Setup of oak:
// QAM
module QAM(clk, rst, en, Din, IFout);
input clk, rst, en;
input Din;
output reg signed [17:0] IFout;
wire [1:0] spc_out;
wire [1:0] sm_i;
wire [1:0] sm_q;
wire [1:0] lf_i;
wire [1:0] lf_q;
wire [1:0] usi_i;
wire [1:0] usi_q;
wire signed [17:0] srrc_i;
wire signed [17:0] srrc_q;
wire en0;
wire en1;
wire en2;
wire en3;
reg sm_ctrl;
reg [3:0] usi_ctrl;
reg [1:0] mix_cnt;
reg sync_i0, sync_i1, sync_q0, sync_q1;
reg ce2;
always @(posedge clk or posedge rst) begin
	if (rst) begin
	    ce2 <= 1'd0;
	end
	else begin
		ce2 <= ~ce2;
	end
end
assign en0 = en & ce2;
always @(posedge clk or posedge rst) begin
	if (rst) begin
	    sync_i0 <= 1'd0;
	    sync_q0 <= 1'd0; 
	end
	else begin
		sync_i0 <= sm_i[1];
		sync_q0 <= sm_q[1];
	end
end
always @(posedge clk or posedge rst) begin
	if (rst) begin
	    sync_i1 <= 1'd0;
	    sync_q1 <= 1'd0;
	end
	else begin
		sync_i1 <= sync_i0;
		sync_q1 <= sync_q0;
	end
end
always @(posedge clk or posedge rst) begin
	if (rst) begin
	    sm_ctrl <= 1'd0;
	end
	else if (ce2) begin
		sm_ctrl <= ~sm_ctrl;
	end
end
assign en1 = (sm_ctrl & ce2) ? 1'd1 : 1'd0;
  ...
Size: ~1200 flip-flops, roughly 0.072 mm² of cells after synthesis.
Settings: LEC_CHECK=0, CAP_MARGIN=5, CELL_PAD_IN_SITES_DETAIL_PLACEMENT=0, CORE_ASPECT_RATIO=0.89, CORE_MARGIN=2, CORE_UTILIZATION=65, CTS_CLUSTER_DIAMETER=338, MIN_ROUTING_LAYER=met1, SETUP_SLACK_MARGIN=-0.25, SLEW_MARGIN=20; clock period 2.59 ns.
run.sh (not shown) runs the stock make flow with config.mk's settings and CLKGATE_MAP_FILE=.
STATUS run=oak STAGES=ALL_DONE FINAL_CHECKS=FAILED CAUSE=negative hold slack, max-capacitance violations, max-slew violations, negative setup slack
Relative to oak, the following input files were edited for pine:
==> flow/config.mk <==
export PLATFORM = sky130hd
export DESIGN_NAME = QAM
export DESIGN_NICKNAME = QAM
export VERILOG_FILES = /design/flow/design.v
export SDC_FILE = /design/flow/constraint.sdc
export NUM_CORES = 4
export LEC_CHECK = 0
export CAP_MARGIN = 20
export CORE_MARGIN = 2
export CORE_UTILIZATION = 64
export SLEW_MARGIN = 20
==> flow/constraint.sdc <==
create_clock -name core_clock -period 3.55 [get_ports {clk}]
set_input_delay 0.7100 -clock core_clock [delete_from_list [all_inputs] [get_ports {clk}]]
set_output_delay 0.7100 -clock core_clock [all_outputs]
set_load 0.01 [all_outputs]
## What came out
The layout from pine, despite a flow that completed every stage, fails the layout checks, with the failing checks listed as negative setup slack. From oak to pine the numbers moved as follows: cell count dropped 1508; standard-cell row count up about 7%. Against oak, worst hold slack in pine came out better. Re average wire per standard cell: oak and pine aren't equal, and the higher value belongs to oak. Die size: pine exceeds oak. What oak reported for post-route cell area has to be multiplied by 0.844 to get the figure for pine. On final cell utilization of the core: pine sits below oak. pine vs. oak: met1 track utilization from global routing went down by 11 points.
Relative to pine, the following input files were edited for birch:
-- flow/config.mk --
<<< pine, line 10
export CORE_UTILIZATION = 64
export SLEW_MARGIN = 20
>>> birch, line 10
export CORE_UTILIZATION = 64
export CTS_CLUSTER_DIAMETER = 29
export MAX_ROUTING_LAYER = met4
export SLEW_MARGIN = 20
==> flow/constraint.sdc <==
create_clock -name core_clock -period 2.99 [get_ports {clk}]
set_input_delay 0.5980 -clock core_clock [delete_from_list [all_inputs] [get_ports {clk}]]
set_output_delay 0.5980 -clock core_clock [all_outputs]
set_load 0.01 [all_outputs]
### Flow results
- FAIL birch @ global routing (5_1_grt): tool exited with error
- Reported for birch and pine, area fraction in mux cells turned out identical to the last digit.
- Global placement routability congestion: birch > pine
- Comparing birch against pine, there is no change at all in height of the die.
- When birch is set beside pine, its standard cell area after detailed placement turns out to be 7.6% larger.
- birch against pine; number of buffers inserted to repair setup after CTS is up by more than 100%.
- birch vs. pine: detailed placer's ending HPWL grew by 5.4%; number of buffers created by CTS increased 160; post-cts repair resize count now sits higher.
- Comparing birch against pine, there is no change at all in average cell area after synthesis.
- Re arithmetic-cell share of the synthesized area counting full adders, half adders and majority gates: no difference whatsoever between pine and birch.
## Diff of input files: maple against birch
-- flow/config.mk --
<<< birch, line 9
export CORE_MARGIN = 2
export CORE_UTILIZATION = 64
export CTS_CLUSTER_DIAMETER = 29
export MAX_ROUTING_LAYER = met4
export SLEW_MARGIN = 20
>>> maple, line 9
export CORE_MARGIN = 2
export CORE_UTILIZATION = 40
export SETUP_SLACK_MARGIN = 1.19
export SLEW_MARGIN = 20
==> flow/constraint.sdc <==
create_clock -name core_clock -period 4.66 [get_ports {clk}]
set_input_delay 0.9320 -clock core_clock [delete_from_list [all_inputs] [get_ports {clk}]]
set_output_delay 0.9320 -clock core_clock [all_outputs]
set_load 0.01 [all_outputs]
==> results <==
On deepest clock path buffer count, the lower figure sits with maple, not birch.
HPWL after detailed placement was higher in birch than in maple.
Among birch and maple, the run that stopped before the end is birch, and it is the only one.
In the summary table, birch is marked failed, with error ODB-0269 raised in global routing (5_1_grt).
Placeable core region: maple > birch
Of maple and birch, the run reporting the lower die area was birch.
birch has higher share of the core filled by cells before placement than maple.
As far as async set or reset register ratio after synthesis goes, birch and maple are indistinguishable; the numbers are identical.
In maple, the placer's final routability congestion estimate came out about 7% below the value in birch.

* * *

P:
Starting RTL as in the previous note.
export LEC_CHECK = 0
export ABC_AREA = 0
export CAP_MARGIN = 20
export CELL_PAD_IN_SITES_DETAIL_PLACEMENT = 0
export CORE_ASPECT_RATIO = 0.89
export CORE_MARGIN = 2
export CORE_UTILIZATION = 36
export CTS_CLUSTER_DIAMETER = 171
export CTS_CLUSTER_SIZE = 24
export GPL_ROUTABILITY_DRIVEN = 1
export GPL_TIMING_DRIVEN = 0
export MIN_ROUTING_LAYER = met2
export PLACE_DENSITY = 0.65
export SETUP_SLACK_MARGIN = 0.37
export SLEW_MARGIN = 20
export TNS_END_PERCENT = 65
create_clock -name core_clock -period 2.63 [get_ports {clk}]
P finished every stage; the final checks, however, were not passed, the failures being setup timing.
The following lists how Q was set up differently from P:
- a change of MIN_ROUTING_LAYER from met2 to met1
- a deleted ABC_AREA that had been 0
- a change of CORE_UTILIZATION from 36 to 60
- a deleted GPL_TIMING_DRIVEN that had been 0
- a deleted TNS_END_PERCENT that had been 65
- a deleted CTS_CLUSTER_DIAMETER that had been 171
- a deleted GPL_ROUTABILITY_DRIVEN that had been 1
- a change of PLACE_DENSITY from 0.65 to 0.38
- a change of CAP_MARGIN from 20 to 5
- a deleted CTS_CLUSTER_SIZE that had been 24
- a change of the clock period (ns, I/O delays scaled along) from 2.63 to 3.73
--- outcome ---
Q ended with every stage complete and zero timing, DRC or antenna violations.
Diff P -> Q: worst setup slack after layout higher; cell count lower; part of the cycle the worst path needs lower; via count of the routed design lower.
Changes observed in Q relative to P: number of signal-net buffers in the layout has increased; share of the final layout cell area in sequential cells increased by 1.5 points relative to the old numbers; proportion of final cell area spent on non-clock buffers saw a decrease.
Here is what was changed in the inputs of R compared with Q.
- removing PLACE_DENSITY (formerly 0.38)
- setting PLACE_DENSITY_LB_ADDON to 0.26 for the first time
- changing CORE_UTILIZATION from 60 to 72
- setting CTS_CLUSTER_SIZE to 15 for the first time
### Flow results
R got as far as global routing, where a tool error ended the run. [compare] base=Q new=R: H-tree depth went down, clock tree buffer depth neither gained nor lost much, post-place instance area shows a reduction of 1800 µm², mean cell area of the mapped netlist held. In the reports for R and Q, the smaller share of the core filled by cells before placement belongs to Q. Looking at number of placed cells counting well taps, R sits 452 lower than Q does. Lower area of the core goes to R over Q. When R is measured against Q, its die size turns out 20,000 µm² lower. Re die span in x: R is about 9% down on Q.
diff inputs: R => S
- CAP_MARGIN: 5 -> 20
- SETUP_SLACK_MARGIN: 0.37 -> unset
- CTS_CLUSTER_SIZE: 15 -> unset
- CORE_ASPECT_RATIO: 0.89 -> unset
- CELL_PAD_IN_SITES_DETAIL_PLACEMENT: 0 -> unset
- CORE_UTILIZATION: 72 -> 66
- PLACE_DENSITY_LB_ADDON: 0.26 -> unset
- MIN_ROUTING_LAYER: met1 -> unset
- the clock period (ns, I/O delays scaled along): 3.73 -> 3.34
The layout from S, despite a flow that completed every stage, fails the layout checks, with the failing checks listed as setup timing. Taking R over S, the number of clock buffers inserted by TritonCTS ratio works out to 0.892. Between R and S, post-place setup slack decreased. Between S and R, the difference in global placement routability congestion is negligible. Diff R -> S: die area rose 9200 µm², post-CTS setup buffer count shows an increase of 114, area of the core increased by 9.5% relative to the old numbers.

* * *

QAM again, from the RTL that the note above started with.
clock: 2.87 ns
lec_check: 0
cap_margin: 40
core_margin: 2
core_utilization: 70
cts_cluster_size: 70
setup_slack_margin: -0.27
slew_margin: 20
The first run never finished: it broke off in 5_1_grt on DPL-0038.
==> next run, changes <==
CAP_MARGIN = 20   (was 40)
CORE_UTILIZATION = 72   (was 70)
CTS_CLUSTER_SIZE = default   (was 70)
PLACE_DENSITY_LB_ADDON = 0.24   (was default)
SETUP_SLACK_MARGIN = default   (was -0.27)
clock period = 3.84 ns   (was 2.87 ns; I/O delays follow)
Now the flow finished but fails on negative setup slack.
Die area goes down by a few percent.
Synthesized area does not change.
Synthesized cell count is unchanged.
==> next run, changes <==
CORE_UTILIZATION = 40   (was 72)
PLACE_DENSITY_LB_ADDON = default   (was 0.24)
clock period = 4.66 ns   (was 3.84 ns; I/O delays follow)
Outcome: The new run passed the timing, design-rule and antenna checks; wire length goes down by about 14%; maximum frequency is lower by about 5.4%; area after synthesis stays the same; cell area decreases by 1.8%; die size increases by about 80%; non-clock buffer count is lower by 244; count of clock-buffer cells in the layout came out higher by 29; setup slack gains 0.59 ns.
==> next run, changes <==
CORE_UTILIZATION = 66   (was 40)
clock period = 3.37 ns   (was 4.66 ns; I/O delays follow)
Now the flow ran to the end with violations: negative setup slack.
Routed wire length went up by 43%.
Worst hold slack is worse by 0.022 ns.
Setup slack is worse by 0.83 ns.
Synthesized cell count does not change.
Design area went up by 20%.
Synthesized area stays the same.
Critical path depth went up by 5.

* * *

QAM again, from the RTL that the note above started with.
## QAM
module QAM(clk, rst, en, Din, IFout);
input clk, rst, en;
input Din;
output reg signed [17:0] IFout;
wire [1:0] spc_out;
wire [1:0] sm_i;
wire [1:0] sm_q;
wire [1:0] lf_i;
wire [1:0] lf_q;
wire [1:0] usi_i;
wire [1:0] usi_q;
wire signed [17:0] srrc_i;
wire signed [17:0] srrc_q;
wire en0;
wire en1;
wire en2;
wire en3;
reg sm_ctrl;
reg [3:0] usi_ctrl;
reg [1:0] mix_cnt;
reg sync_i0, sync_i1, sync_q0, sync_q1;
reg ce2;
always @(posedge clk or posedge rst) begin
	if (rst) begin
	    ce2 <= 1'd0;
	end
	else begin
		ce2 <= ~ce2;
	end
end
assign en0 = en & ce2;
always @(posedge clk or posedge rst) begin
	if (rst) begin
	    sync_i0 <= 1'd0;
	    sync_q0 <= 1'd0; 
	end
	else begin
		sync_i0 <= sm_i[1];
		sync_q0 <= sm_q[1];
	end
end
always @(posedge clk or posedge rst) begin
	if (rst) begin
	    sync_i1 <= 1'd0;
	    sync_q1 <= 1'd0;
	end
	else begin
		sync_i1 <= sync_i0;
		sync_q1 <= sync_q0;
	end
end
always @(posedge clk or posedge rst) begin
	if (rst) begin
	    sm_ctrl <= 1'd0;
	end
	else if (ce2) begin
		sm_ctrl <= ~sm_ctrl;
	end
end
assign en1 = (sm_ctrl & ce2) ? 1'd1 : 1'd0;
always @(posedge clk or posedge rst) begin
	if (rst) begin
	    usi_ctrl <= 1'd0;
	end
	else if(en) begin
		if(usi_ctrl == 4'd8) usi_ctrl <= usi_ctrl;
		else usi_ctrl <= usi_ctrl + 4'd1;
	end
end
assign en2 = (usi_ctrl == 4'd8) ? 1'd1 : 1'd0;
  ...
export LEC_CHECK = 0
export CAP_MARGIN = 10
export CORE_MARGIN = 2
export CORE_UTILIZATION = 44
export CTS_CLUSTER_SIZE = 42
export GPL_ROUTABILITY_DRIVEN = 1
export MAX_ROUTING_LAYER = met4
export PLACE_DENSITY = 0.91
export SETUP_SLACK_MARGIN = -0.13
export SLEW_MARGIN = 20
create_clock -name core_clock -period 4.74 [get_ports {clk}]
The baseline finished with timing, DRC and antenna clean.
Rerun with:
Settings changed: CAP_MARGIN 10 to 40, CORE_UTILIZATION 44 to 70, CTS_CLUSTER_SIZE 42 to 70, GPL_ROUTABILITY_DRIVEN 1 to not set, MAX_ROUTING_LAYER met4 to not set, PLACE_DENSITY 0.91 to not set, SETUP_SLACK_MARGIN -0.13 to 1.08.
Clock period 4.74 ns to 3.72 ns, I/O delays scaled along.
After rerunning: The changed run reached the layout checks and failed them: setup timing; routed wire length came out higher by a few percent; utilization grows by 36 points; register-to-register slack is worse by 350 ps; cell area increases by a little under a tenth.
Rerun with:
Settings changed: CAP_MARGIN 40 to 20, CORE_UTILIZATION 70 to 72, CTS_CLUSTER_DIAMETER set to 90, CTS_CLUSTER_SIZE 70 to not set, SETUP_SLACK_MARGIN 1.08 to not set.
Clock period 3.72 ns to 2.52 ns, I/O delays scaled along.
What happened: This time the run never finished: it broke off in clock tree synthesis (4_1_cts) on DPL-0033; synthesized cell count stays the same; die size fell by 2.7%; area after synthesis does not change.

* * *

build 12:
QAM again, from the RTL that the note above started with.
## QAM
module QAM(clk, rst, en, Din, IFout);
input clk, rst, en;
input Din;
output reg signed [17:0] IFout;
wire [1:0] spc_out;
wire [1:0] sm_i;
wire [1:0] sm_q;
wire [1:0] lf_i;
wire [1:0] lf_q;
wire [1:0] usi_i;
wire [1:0] usi_q;
wire signed [17:0] srrc_i;
wire signed [17:0] srrc_q;
wire en0;
wire en1;
wire en2;
wire en3;
reg sm_ctrl;
reg [3:0] usi_ctrl;
reg [1:0] mix_cnt;
reg sync_i0, sync_i1, sync_q0, sync_q1;
reg ce2;
always @(posedge clk or posedge rst) begin
	if (rst) begin
	    ce2 <= 1'd0;
	end
	else begin
		ce2 <= ~ce2;
	end
end
assign en0 = en & ce2;
always @(posedge clk or posedge rst) begin
	if (rst) begin
	    sync_i0 <= 1'd0;
	    sync_q0 <= 1'd0; 
	end
	else begin
		sync_i0 <= sm_i[1];
		sync_q0 <= sm_q[1];
	end
end
always @(posedge clk or posedge rst) begin
	if (rst) begin
	    sync_i1 <= 1'd0;
	    sync_q1 <= 1'd0;
	end
	else begin
		sync_i1 <= sync_i0;
		sync_q1 <= sync_q0;
	end
end
  ...
make LEC_CHECK=0 CAP_MARGIN=15 CORE_MARGIN=2 CORE_UTILIZATION=72 CTS_CLUSTER_DIAMETER=390 SETUP_SLACK_MARGIN=0.41 SLEW_MARGIN=20 finish   # period 3.92 ns
[inputs] build 75 vs build 12
- SETUP_SLACK_MARGIN: 0.41 -> unset
- PLACE_DENSITY_LB_ADDON: unset -> 0.25
- CAP_MARGIN: 15 -> 20
- CTS_CLUSTER_DIAMETER: 390 -> unset
- CTS_CLUSTER_SIZE: unset -> 14
- the clock period (ns, I/O delays scaled along): 3.92 -> 3.37
==> comparison <==
Run status, build 75: aborted in global routing (5_1_grt), error GRT-0116
As of build 75, detailed placement HPWL had risen by more than 10% compared to build 12.
Build 12 → build 75: area of the mapped netlist held, minimum setup slack after placement went down 0.35 ns, post-placement cell area went up 8.4%.
Reported for build 12 and build 75, post-synthesis register bit count turned out identical to the last digit.
Here is what was changed in the inputs of build 18 compared with build 75.
- CORE_UTILIZATION: 72 -> 40
- CTS_CLUSTER_SIZE: 14 -> unset
- PLACE_DENSITY_LB_ADDON: 0.25 -> unset
- the clock period (ns, I/O delays scaled along): 3.37 -> 5.0
Results
Compared with build 75, build 18 shows vertical die dimension that has gone up by more than a quarter. Summary of build 18 over build 75: initial core utilization saw a decrease, count of instances resized after the clock tree is built has decreased, die area picked up an extra 79%, number of core rows shows an increase of about 34%. Horizontal die dimension: build 18 and build 75 compared, lower one is build 75. Comparing build 18 and build 75, the higher instance count after placement with tap cells included is on build 18. Build 18 ran to completion and came out clean on the timing, design-rule and antenna checks.
### build 18 -> build 66
- CORE_UTILIZATION changed from 40 to 70
- CTS_CLUSTER_SIZE newly set to 70
- the clock period (ns, I/O delays scaled along) changed from 5.0 to 3.72
==> comparison <==
- When build 66 is measured against build 18, its sequential share of layout area turns out 1.4 points lower.
- When the final numbers for build 18 and build 66 were put side by side, the final tally of setup violations turned out to be greater in build 66.
- Build 66 ends up with a non-clock buffer count that is 370% higher than in build 18.
- Summary of build 18 and build 66: one run falls short of a clean finish, namely build 66.
- [flow] build 66 | stages: complete | final checks: fail | reason: setup timing
